==> exp/willow <==
==> flow/design.v <==
module maindec(
	input	[ 5:0]	op,
	output			memtoreg, memwrite, branch, alusrc, regdst, regwrite, jump,
	output	[ 1:0]	aluop,
	output			mulORreg, pcORreg, hilo, dstOR31, jr, wehi, welo,
	input [5:0] funct);
	reg 	[ 15:0]	controls;
	assign {regwrite, regdst, alusrc, branch, memwrite, memtoreg, jump, aluop, 
				mulORreg, pcORreg, hilo, dstOR31, jr, wehi, welo} = controls;
	always @(*)
		case(op)
			6'b000000: begin
						  case(funct)
								6'b011001: controls <= 16'b0000000000000011;  
								6'b010010: controls <= 16'b1100000001010000;  
								6'b010000: controls <= 16'b1100000001000000;  
								6'b001000: controls <= 16'b0000000000000100;  
								default:	controls <=   16'b1100000100000000;    
						  endcase
						  end
			6'b100011: controls <= 16'b1010010000000000;  
			6'b101011: controls <= 16'b0010100000000000;  
			6'b000100: controls <= 16'b0001000010000000;  
			6'b001000: controls <= 16'b1010000000000000;  
			6'b000010: controls <= 16'b0000001000000000;  
			6'b000011: controls <= 16'b1000001000101000;  
			default:   controls <= 16'bxxxxxxxxxxxxxxxx;  
		endcase
endmodule
module aludec(
	input		[5:0]	funct,
	input		[1:0]	aluop,
	output reg	[2:0]	alucontrol );
	always @(*)
		case(aluop)
			2'b00: alucontrol <= 3'b010;   
			2'b01: alucontrol <= 3'b110;   
			default: case(funct)           
				6'b100000: alucontrol <= 3'b010;  
				6'b100010: alucontrol <= 3'b110;  
				6'b100100: alucontrol <= 3'b000;  
				6'b100101: alucontrol <= 3'b001;  
				6'b101010: alucontrol <= 3'b111;  
				default:   alucontrol <= 3'bxxx;  
			endcase
		endcase
endmodule
module alu(
	input		[31:0]	a, b, 
	input		[ 2:0]	alucont, 
	output reg	[31:0]	result,
	output			zero );
	wire	[31:0]	b2, sum, slt;
	assign b2 = alucont[2] ? ~b:b; 
	assign sum = a + b2 + alucont[2];
	assign slt = sum[31];
	always@(*)
		case(alucont[1:0])
			2'b00: result <= a & b;
			2'b01: result <= a | b;
			2'b10: result <= sum;
			2'b11: result <= slt;
		endcase
	assign zero = (result == 32'b0);
endmodule
module multiplier(
   input [31:0] a, b,
	output [63:0] c);
	assign c = a * b;
endmodule
module adder(
	input	[31:0]	a, b,
	output	[31:0]	y );
	assign y = a + b;
endmodule
module sl2(
	input	[31:0]	a,
	output	[31:0]	y );
	assign y = {a[29:0], 2'b00};
endmodule
module signext(
	input	[15:0]	a,
	output	[31:0]	y );
	assign y = {{16{a[15]}}, a};
endmodule
module Dreg(
   input clk, reset, we,
	input [31:0] d,
	output reg [31:0] q
);
	always@(posedge clk, posedge reset)
		if(reset) q <= 32'b0;
		else 
				if(we) q <= d;
				else q <= q;
endmodule
module flopr #(parameter WIDTH = 8) (
	input					clk, reset,
	input		[WIDTH-1:0]	d, 
	output reg	[WIDTH-1:0]	q);
	always @(posedge clk, posedge reset)
		if (reset) q <= 0;
		else       q <= d;
endmodule
module mux2 #(parameter WIDTH = 8) (
	input	[WIDTH-1:0]	d0, d1, 
	input				s, 
	output	[WIDTH-1:0]	y );
	assign y = s ? d1 : d0; 
endmodule
module regfile(	
	input			clk, 
	input			we3, 
	input 	[ 4:0]	ra1, ra2, wa3, 
	input	[31:0] 	wd3, 
	output 	[31:0] 	rd1, rd2,
	input	[ 4:0] 	ra4,
	output 	[31:0] 	rd4);
	reg		[31:0]	rf[31:0];
    always @(posedge clk)
        if (we3)
			if (~ wa3[4])
				rf[{0,wa3[3:0]}] <= wd3;
			else
				rf[{1,wa3[3:0]}] <= wd3;
	assign rd1 = (ra1 != 0) ? rf[ra1[4:0]] : 0;
	assign rd2 = (ra2 != 0) ? rf[ra2[4:0]] : 0;
	assign rd4 = (ra4 != 0) ? rf[ra4[4:0]] : 0;
endmodule
module controller(
	input	[5:0]	op, funct,
	input			zero,
	output			memtoreg, memwrite, pcsrc, alusrc, regdst, regwrite, jump,
	output	[2:0]	alucontrol,
	output			mulORreg, pcORreg, hilo, dstOR31, jr, wehi, welo);
	wire	[1:0]	aluop;
	wire			branch;
	maindec	md(op, memtoreg, memwrite, branch, alusrc, regdst, regwrite, jump, aluop,
					mulORreg, pcORreg, hilo, dstOR31, jr, wehi, welo, funct);
	aludec	ad(funct, aluop, alucontrol);
	assign pcsrc = branch & zero;
endmodule
module datapath(
	input			clk, reset, memtoreg, pcsrc, alusrc, regdst, regwrite, jump,
	input	[2:0]	alucontrol,
	output			zero,
	output	[31:0]	pc,
	input	[31:0]	instr,
	output	[31:0]	aluout, writedata,
	input	[31:0]	readdata,
	input	[ 4:0]	dispSel,
	output	[31:0]	dispDat,
	input mulORreg, pcORreg, hilo, dstOR31, jr, wehi, welo);
	wire [4:0]  writereg, writereg_result;
	wire [31:0] pcnext, pcnextbr, pcplus4, pcbranch, signimm, signimmsh, srca, srcb, memtoreg_result;
	wire[63:0] product;
	wire [31:0] outHi, outLo, outHiLo, mulORreg_result, pcORreg_result, jrmux_result;
	flopr #(32) pcreg(clk, reset, jrmux_result, pc);
	adder       pcadd1(pc, 32'b100, pcplus4);
	sl2         immsh(signimm, signimmsh);
	adder       pcadd2(pcplus4, signimmsh, pcbranch);
	mux2 #(32)  pcbrmux(pcplus4, pcbranch, pcsrc, pcnextbr);
	mux2 #(32)  pcmux(pcnextbr, {pcplus4[31:28], instr[25:0], 2'b00}, jump, pcnext);
	mux2 #(32)  JRmux(pcnext, srca, jr, jrmux_result);
	regfile		rf(clk, regwrite, instr[25:21], instr[20:16], writereg, pcORreg_result, srca, writedata, dispSel, dispDat);
	mux2 #(5)	wrmux(instr[20:16], instr[15:11], regdst, writereg_result);
	mux2 #(5)	dst31Mux(writereg_result, 5'd31, dstOR31, writereg);
	mux2 #(32)	resmux(aluout, readdata, memtoreg, memtoreg_result);
	mux2 #(32) mulregMux(memtoreg_result, outHiLo, mulORreg, mulORreg_result);
	mux2 #(32) PCregMux(mulORreg_result, pcplus4, pcORreg, pcORreg_result);
	signext		se(instr[15:0], signimm);
	mux2 #(32)	srcbmux(writedata, signimm, alusrc, srcb);
	alu			alu(srca, srcb, alucontrol, aluout, zero);
	multiplier mul(srca, srcb, product);
	Dreg dhi(clk, reset, wehi, product[63:32], outHi);
	Dreg dlo(clk, reset, welo, product[31:0], outLo);
	mux2 #(32) HiLomux(outHi, outLo, hilo, outHiLo);
endmodule
module mips(
	input        	clk, reset,
	output	[31:0]	pc,
	input 	[31:0]	instr,
	output			memwrite,
	output	[31:0]	aluout, writedata,
	input 	[31:0]	readdata,
	input	[ 4:0]	dispSel,
	output	[31:0]	dispDat );
	wire 			memtoreg, pcsrc, zero, alusrc, regdst, regwrite, jump;
	wire	[2:0] 	alucontrol;
	wire			mulORreg, pcORreg, hilo, dstOR31, jr, wehi, welo;
	controller c(instr[31:26], instr[5:0], zero,
				memtoreg, memwrite, pcsrc,
				alusrc, regdst, regwrite, jump,
				alucontrol,
				mulORreg, pcORreg, hilo, dstOR31, jr, wehi, welo);
	datapath dp(clk, reset, memtoreg, pcsrc,
				alusrc, regdst, regwrite, jump,
				alucontrol, zero, pc, instr, aluout, 
				writedata, readdata, dispSel, dispDat,
				mulORreg, pcORreg, hilo, dstOR31, jr, wehi, welo);
endmodule
==> flow/run.sh <==
#!/bin/bash
# the make line also repeats each setting of config.mk as NAME=value (left out here)
make -C /OpenROAD-flow-scripts/flow DESIGN_CONFIG=/design/flow/config.mk WORK_HOME=/design/flow/orfs CLKGATE_MAP_FILE= finish
==> flow/config.mk <==
export PLATFORM = sky130hd
export DESIGN_NAME = mips
export DESIGN_NICKNAME = mips
export VERILOG_FILES = /design/flow/design.v
export SDC_FILE = /design/flow/constraint.sdc
export NUM_CORES = 4
export LEC_CHECK = 0
export CAP_MARGIN = 0
export CORE_ASPECT_RATIO = 0.94
export CORE_MARGIN = 2
export CORE_UTILIZATION = 72
export CTS_CLUSTER_DIAMETER = 64
export CTS_CLUSTER_SIZE = 58
export PLACE_DENSITY_LB_ADDON = 0.01
export SETUP_SLACK_MARGIN = -0.87
export SLEW_MARGIN = 20
export TNS_END_PERCENT = 5
==> flow/constraint.sdc <==
create_clock -name core_clock -period 8.54 [get_ports {clk}]
set_input_delay 1.7080 -clock core_clock [delete_from_list [all_inputs] [get_ports {clk}]]
set_output_delay 1.7080 -clock core_clock [all_outputs]
set_load 0.01 [all_outputs]
==> exp/raven: changes against exp/willow <==
CAP_MARGIN = 20   (was 0)
CELL_PAD_IN_SITES_DETAIL_PLACEMENT = 2   (was default)
CELL_PAD_IN_SITES_GLOBAL_PLACEMENT = 2   (was default)
CORE_ASPECT_RATIO = default   (was 0.94)
CORE_UTILIZATION = 20   (was 72)
CTS_CLUSTER_DIAMETER = default   (was 64)
CTS_CLUSTER_SIZE = default   (was 58)
PLACE_DENSITY_LB_ADDON = default   (was 0.01)
SETUP_SLACK_MARGIN = default   (was -0.87)
TNS_END_PERCENT = default   (was 5)
==> flow/constraint.sdc (replaced) <==
create_clock -name core_clock -period 12.0 [get_ports {clk}]
set_input_delay 2.4000 -clock core_clock [delete_from_list [all_inputs] [get_ports {clk}]]
set_output_delay 2.4000 -clock core_clock [all_outputs]
set_load 0.01 [all_outputs]
==> exp/nickel: changes against exp/willow <==
CORE_ASPECT_RATIO = default   (was 0.94)
CORE_UTILIZATION = 70   (was 72)
CTS_CLUSTER_DIAMETER = 367   (was 64)
CTS_CLUSTER_SIZE = 47   (was 58)
PLACE_DENSITY_LB_ADDON = 0.0   (was 0.01)
SETUP_SLACK_MARGIN = 1.86   (was -0.87)
TNS_END_PERCENT = 70   (was 5)
==> flow/constraint.sdc (replaced) <==
create_clock -name core_clock -period 6.4 [get_ports {clk}]
set_input_delay 1.2800 -clock core_clock [delete_from_list [all_inputs] [get_ports {clk}]]
set_output_delay 1.2800 -clock core_clock [all_outputs]
set_load 0.01 [all_outputs]
==> exp/ember: changes against exp/willow <==
CAP_MARGIN = 5   (was 0)
CORE_ASPECT_RATIO = default   (was 0.94)
CORE_UTILIZATION = 63   (was 72)
CTS_CLUSTER_DIAMETER = default   (was 64)
CTS_CLUSTER_SIZE = default   (was 58)
PLACE_DENSITY_LB_ADDON = default   (was 0.01)
SETUP_SLACK_MARGIN = -0.21   (was -0.87)
TNS_END_PERCENT = default   (was 5)
==> flow/constraint.sdc (replaced) <==
create_clock -name core_clock -period 8.84 [get_ports {clk}]
set_input_delay 1.7680 -clock core_clock [delete_from_list [all_inputs] [get_ports {clk}]]
set_output_delay 1.7680 -clock core_clock [all_outputs]
set_load 0.01 [all_outputs]
==> comparison <==
Synthesized cell count is the same in exp/nickel and exp/raven.
exp/ember died in global routing (5_1_grt) on GRT-0232. exp/raven produced a clean layout. exp/nickel never finished: it broke off in global routing (5_1_grt) (GRT-0116). exp/willow never finished: it broke off in detailed placement (3_5_place_dp), error DPL-0033.
In synthesized area, exp/nickel and exp/willow do not differ.
The die size of exp/raven is 3.5 times that of exp/nickel.
==> figures <==
quantity                                            exp/raven                  exp/ember                         exp/willow                 exp/nickel
Status                               timing/DRC/antenna clean  aborted with a tool error          aborted with a tool error  aborted with a tool error
Stage where the flow stopped                                -   global routing (5_1_grt)  detailed placement (3_5_place_dp)   global routing (5_1_grt)
Setup slack at placement                             -1.23 ns                   -2.68 ns                                  -                   -4.97 ns
Horiz. Die Dim                                         705 um                     399 um                             385 um                     379 um
Placeable core area                                489000 um2                 154000 um2                         136000 um2                 139000 um2
Post-Place Cell Area                               117000 um2                 115000 um2                                  -                 116000 um2
H-tree Lvls                                                 4                          3                                  -                          1
Cell resize tally after clock tree synthesis                8                        399                                  -                        440
Count of placed standard cells including taps           15200                      11200                                  -                      11000
GPL Wtd Cong                                            0.926                       1.06                               1.12                       1.09
Number of clock sinks                                    1120                       1120                                  -                       1120
Area share of and-or/or-and cells after synthesis       5.11%                      5.11%                              5.11%                      5.11%
Die Span Y                                             705 um                     399 um                             362 um                     379 um
Setup repair bufs after CTS                                 1                        134                                  -                        120
Cell chosen for the clock root                      clkbuf_16                  clkbuf_16                                  -                  clkbuf_16
Die footprint                                      497000 um2                 159000 um2                         139000 um2                 143000 um2
HPWL reported at the end of detailed placement         375 mm                     303 mm                                  -                     326 mm
Effective utilization at floorplan                      20.1%                      63.6%                              72.5%                      70.5%
Clock buffers created by TritonCTS                        144                        116                                  -                         27
Maximum clock path buffer count                             4                          3                                  -                          3
Count of hold-fix buffers inserted at cts                   0                          0                                  -                          0
Site row count                                            257                        144                                131                        137
